## lane 1
// mult_top
module mult_top(
	input 							clk, 
	input							rst_n,
	input							pipe_flush,
	input 			[32-1:0] 	mcand,
	input 			[32-1:0] 	mplier,
	input 			[4:0]	 		func,
	output logic 	[32-1:0] 	result
);
Size in the first run: roughly 7600 cells after synthesis, about 75000 sq um of cells after synthesis.
Settings: LEC_CHECK=0, CAP_MARGIN=20, CORE_MARGIN=2, CORE_UTILIZATION=68, SETUP_SLACK_MARGIN=-0.25, SLEW_MARGIN=20; clock period 8.68 ns.
run.sh (not shown) runs the stock make flow with config.mk's settings and CLKGATE_MAP_FILE=.
The flow for lane 1 finished, though final verification flagged negative setup slack.
The inputs of lane 2 differ from those of lane 1 as listed below.
# lane 1
export LEC_CHECK = 0
export CAP_MARGIN = 20
export CORE_MARGIN = 2
export CORE_UTILIZATION = 68
export SETUP_SLACK_MARGIN = -0.25
export SLEW_MARGIN = 20
create_clock -name core_clock -period 8.68 [get_ports {clk}]
# lane 2
export LEC_CHECK = 0
export CAP_MARGIN = 20
export CORE_MARGIN = 2
export CORE_UTILIZATION = 40
export SLEW_MARGIN = 20
create_clock -name core_clock -period 13.0 [get_ports {clk}]
Findings:
Of lane 1 and lane 2, only lane 2 finishes the flow clean.
Compared with lane 1, lane 2 has extra setup slack.
First-pass GRT wire length, lane 2 vs lane 1: down by a little under 10%
Diff lane 1 -> lane 2: worst-margin pin slew up 160 ps, largest net degree at the start of global routing lower, number of buffers outside the clock class in the layout dropped about 90%.
The inputs of lane 3 differ from those of lane 2 as listed below.
# lane 2
export LEC_CHECK = 0
export CAP_MARGIN = 20
export CORE_MARGIN = 2
export CORE_UTILIZATION = 40
export SLEW_MARGIN = 20
create_clock -name core_clock -period 13.0 [get_ports {clk}]
# lane 3
export LEC_CHECK = 0
export CAP_MARGIN = 20
export CORE_MARGIN = 2
export CORE_UTILIZATION = 71
export CTS_CLUSTER_SIZE = 37
export SETUP_SLACK_MARGIN = 2.49
export SLEW_MARGIN = 20
create_clock -name core_clock -period 8.68 [get_ports {clk}]
Notes after the runs:
As the logs show, lane 3 stopped at global routing (5_1_grt) after a tool error, so it never reached the end of the flow. Synthesized flop and latch total came out exactly the same in lane 2 and lane 3. Reported for lane 2 and lane 3, cell count after synthesis turned out identical to the last digit. Instance area at placement went up by more than 10% going from lane 2 to lane 3. [compare] base=lane 2 new=lane 3: floorplan core density moved up, detailed placement HPWL moved up, CTS buffer count moved down, number of buffers added for setup after CTS moved up, total die size moved down. Global placement routability congestion, lane 2 and lane 3: smaller value in lane 2.
--- input diff lane 3..lane 4 ---
# lane 3
export LEC_CHECK = 0
export CAP_MARGIN = 20
export CORE_MARGIN = 2
export CORE_UTILIZATION = 71
export CTS_CLUSTER_SIZE = 37
export SETUP_SLACK_MARGIN = 2.49
export SLEW_MARGIN = 20
create_clock -name core_clock -period 8.68 [get_ports {clk}]
# lane 4
export LEC_CHECK = 0
export CAP_MARGIN = 20
export CORE_MARGIN = 2
export CORE_UTILIZATION = 63
export CTS_CLUSTER_SIZE = 57
export SLEW_MARGIN = 20
create_clock -name core_clock -period 10.5 [get_ports {clk}]
==> results <==
- From lane 3 to lane 4, summed standard-cell area reported by yosys did not move at all.
- Floorplan die area delta (lane 4 − lane 3): unfavourable
- As far as area after synthesis goes, lane 3 and lane 4 are indistinguishable; the numbers are identical.
- Lane 4 reached the end of the flow, and the finished layout is clean on the timing, design-rule and antenna checks.


The RTL this note starts from:
==> flow/design.v <==
`timescale 1ns/100ps
module mult(
	input 			clk,				
	input 			rst_n,				
	input 			pipe_flush,				
	input 	[63:0] 	a,				
	input 	[63:0] 	b,				
	output 	[63:0] 	result				
);
	wire [63:0] result_tmp;
	reg [63:0] pipe_reg_0;
	reg [63:0] pipe_reg_1;
	assign result_tmp = a*b;
	assign result = pipe_reg_1;
	always@(posedge clk or negedge rst_n) begin
		if(~rst_n) begin
			pipe_reg_0 <= 0;
			pipe_reg_1 <= 0;
		end
		else if(pipe_flush) begin
			pipe_reg_0 <= 0;
			pipe_reg_1 <= 0;
		end
		else begin
			pipe_reg_0 <= result_tmp;
			pipe_reg_1 <= pipe_reg_0;
		end
	end
endmodule  
`timescale 1ns/100ps
module mult_top(
	input 							clk, 
	input							rst_n,
	input							pipe_flush,
	input 			[32-1:0] 	mcand,
	input 			[32-1:0] 	mplier,
	input 			[4:0]	 		func,
	output logic 	[32-1:0] 	result
);
	localparam [4:0] ALU_ADD    = 5'h00;
	localparam [4:0] ALU_MUL    = 5'h0a;
	localparam [4:0] ALU_MULH   = 5'h0b;
	localparam [4:0] ALU_MULHSU = 5'h0c;
	localparam [4:0] ALU_MULHU  = 5'h0d;
	logic [32-1:0] mcand_in, mplier_in;
    logic signed [32-1:0] signed_mcand_in, signed_mplier_in;
    logic [2*32-1:0] product_out;
	logic signed [2*32-1:0] signed_product_out;
	logic [4:0] func_d0;
	logic [4:0] func_d1;
	assign mcand_in = mcand;
    assign mplier_in = mplier;
    assign signed_mcand_in = mcand;
    assign signed_mplier_in = mplier;
	always@(posedge clk or negedge rst_n) begin 
		if(~rst_n)begin 
			func_d0 <= ALU_ADD;
			func_d1 <= ALU_ADD;
		end
		else if(pipe_flush)begin
			func_d0 <= ALU_ADD;
			func_d1 <= ALU_ADD;
		end
		else begin
			func_d0 <= func;
			func_d1 <= func_d0;
		end
	end
    always_comb begin
        case(func_d1)
            ALU_MUL:	begin
            	result = signed_product_out[32-1:0];
            end    
            ALU_MULH:	begin
            	result = signed_product_out[2*32-1:32];
            end   
            ALU_MULHSU:	begin
            	result = product_out[2*32-1:32];
            end
            ALU_MULHU:	begin
            	result = product_out[2*32-1:32];
            end  
            default:	begin
            	result = 32'hfacebeec;   
            end    
        endcase
    end
	mult u_mult_signed(
		.clk(clk),
		.rst_n(rst_n),
		.pipe_flush(pipe_flush),
		.a({{32{signed_mcand_in[31]}},signed_mcand_in}),
		.b({{32{signed_mplier_in[31]}},signed_mplier_in}),
		.result(signed_product_out)
	);
	mult u_mult_unsigned(
		.clk(clk),
		.rst_n(rst_n),
		.pipe_flush(pipe_flush),
		.a({{32{mcand_in[31] & (func == ALU_MULHSU)}},mcand_in}),
		.b({32'b0,mplier_in}),
		.result(product_out)
	);
endmodule
Settings: LEC_CHECK=0, CAP_MARGIN=25, CORE_MARGIN=2, CORE_UTILIZATION=72, CTS_CLUSTER_SIZE=37, MAX_ROUTING_LAYER=met4, PLACE_DENSITY=0.66, SETUP_SLACK_MARGIN=2.55, SLEW_MARGIN=20; clock period 8.84 ns.
The baseline ended with an error in global routing.
Next try:
Settings changed: CAP_MARGIN 25 to 20, CTS_CLUSTER_DIAMETER set to 28, CTS_CLUSTER_SIZE 37 to unset, MAX_ROUTING_LAYER met4 to unset, PLACE_DENSITY 0.66 to unset, PLACE_DENSITY_LB_ADDON set to 0.3, SETUP_SLACK_MARGIN 2.55 to unset.
Clock period 8.84 ns to 11.0 ns, I/O delays scaled along.
What happened:
- The new run ran to the end with no violations
- die area stays the same
- area after synthesis does not change
- synthesized cell count does not change
Next try:
Settings changed: CORE_UTILIZATION 72 to 68, CTS_CLUSTER_DIAMETER 28 to unset, CTS_CLUSTER_SIZE set to 37, MAX_ROUTING_LAYER set to met4, PLACE_DENSITY_LB_ADDON 0.3 to unset.
Clock period 11.0 ns to 8.84 ns, I/O delays scaled along.
What happened: This time the run completed, yet does not pass: setup timing. Final area is higher by 17%. First-iteration DRC count is higher by 58%. Critical path depth is lower by 2.
Next try:
Settings changed: CORE_UTILIZATION 68 to 72, CTS_CLUSTER_SIZE 37 to unset, PLACE_DENSITY_LB_ADDON set to 0.01.
Clock period 8.84 ns to 10.5 ns, I/O delays scaled along.
Result: This time the run finished with timing, DRC and antenna clean; die size came out lower by 5.5%; non-clock buffer count is lower by 996; routed wire length falls by 23%; via count goes down by 13%; global-route usage shrinks by 4.0 points; register-to-register slack improves by 1700 ps; final area is lower by 13%; synthesized cell count does not change; setup slack improves by 1800 ps.
Next try:
Settings changed: CORE_UTILIZATION 72 to 67, MAX_ROUTING_LAYER met4 to unset, PLACE_DENSITY_LB_ADDON 0.01 to unset.
Clock period 10.5 ns to 11.0 ns, I/O delays scaled along.
Effect: Core utilization shrinks by 6.1 points. Cell area drops slightly. Via count came out lower by a few percent. Routed wire length drops slightly. Worst setup slack is better by 240 ps. Global-route usage went down by 4.6 points. Hold slack improves by 3.1 ps.
Next try:
Settings changed: CORE_UTILIZATION 67 to 66, CTS_CLUSTER_SIZE set to 57.
Clock period 11.0 ns to 9.24 ns, I/O delays scaled along.
After rerunning: With this change the flow finished with setup timing left. Wire length rose by 15%. Synthesized cell count is unchanged. Area after synthesis is unchanged. Via count came out higher by about 11%. Register-to-register slack loses 1700 ps. Non-clock buffer count grows by 1104. Worst hold slack loses 13 ps. Sequential share of layout area shrinks by 0.80 points.
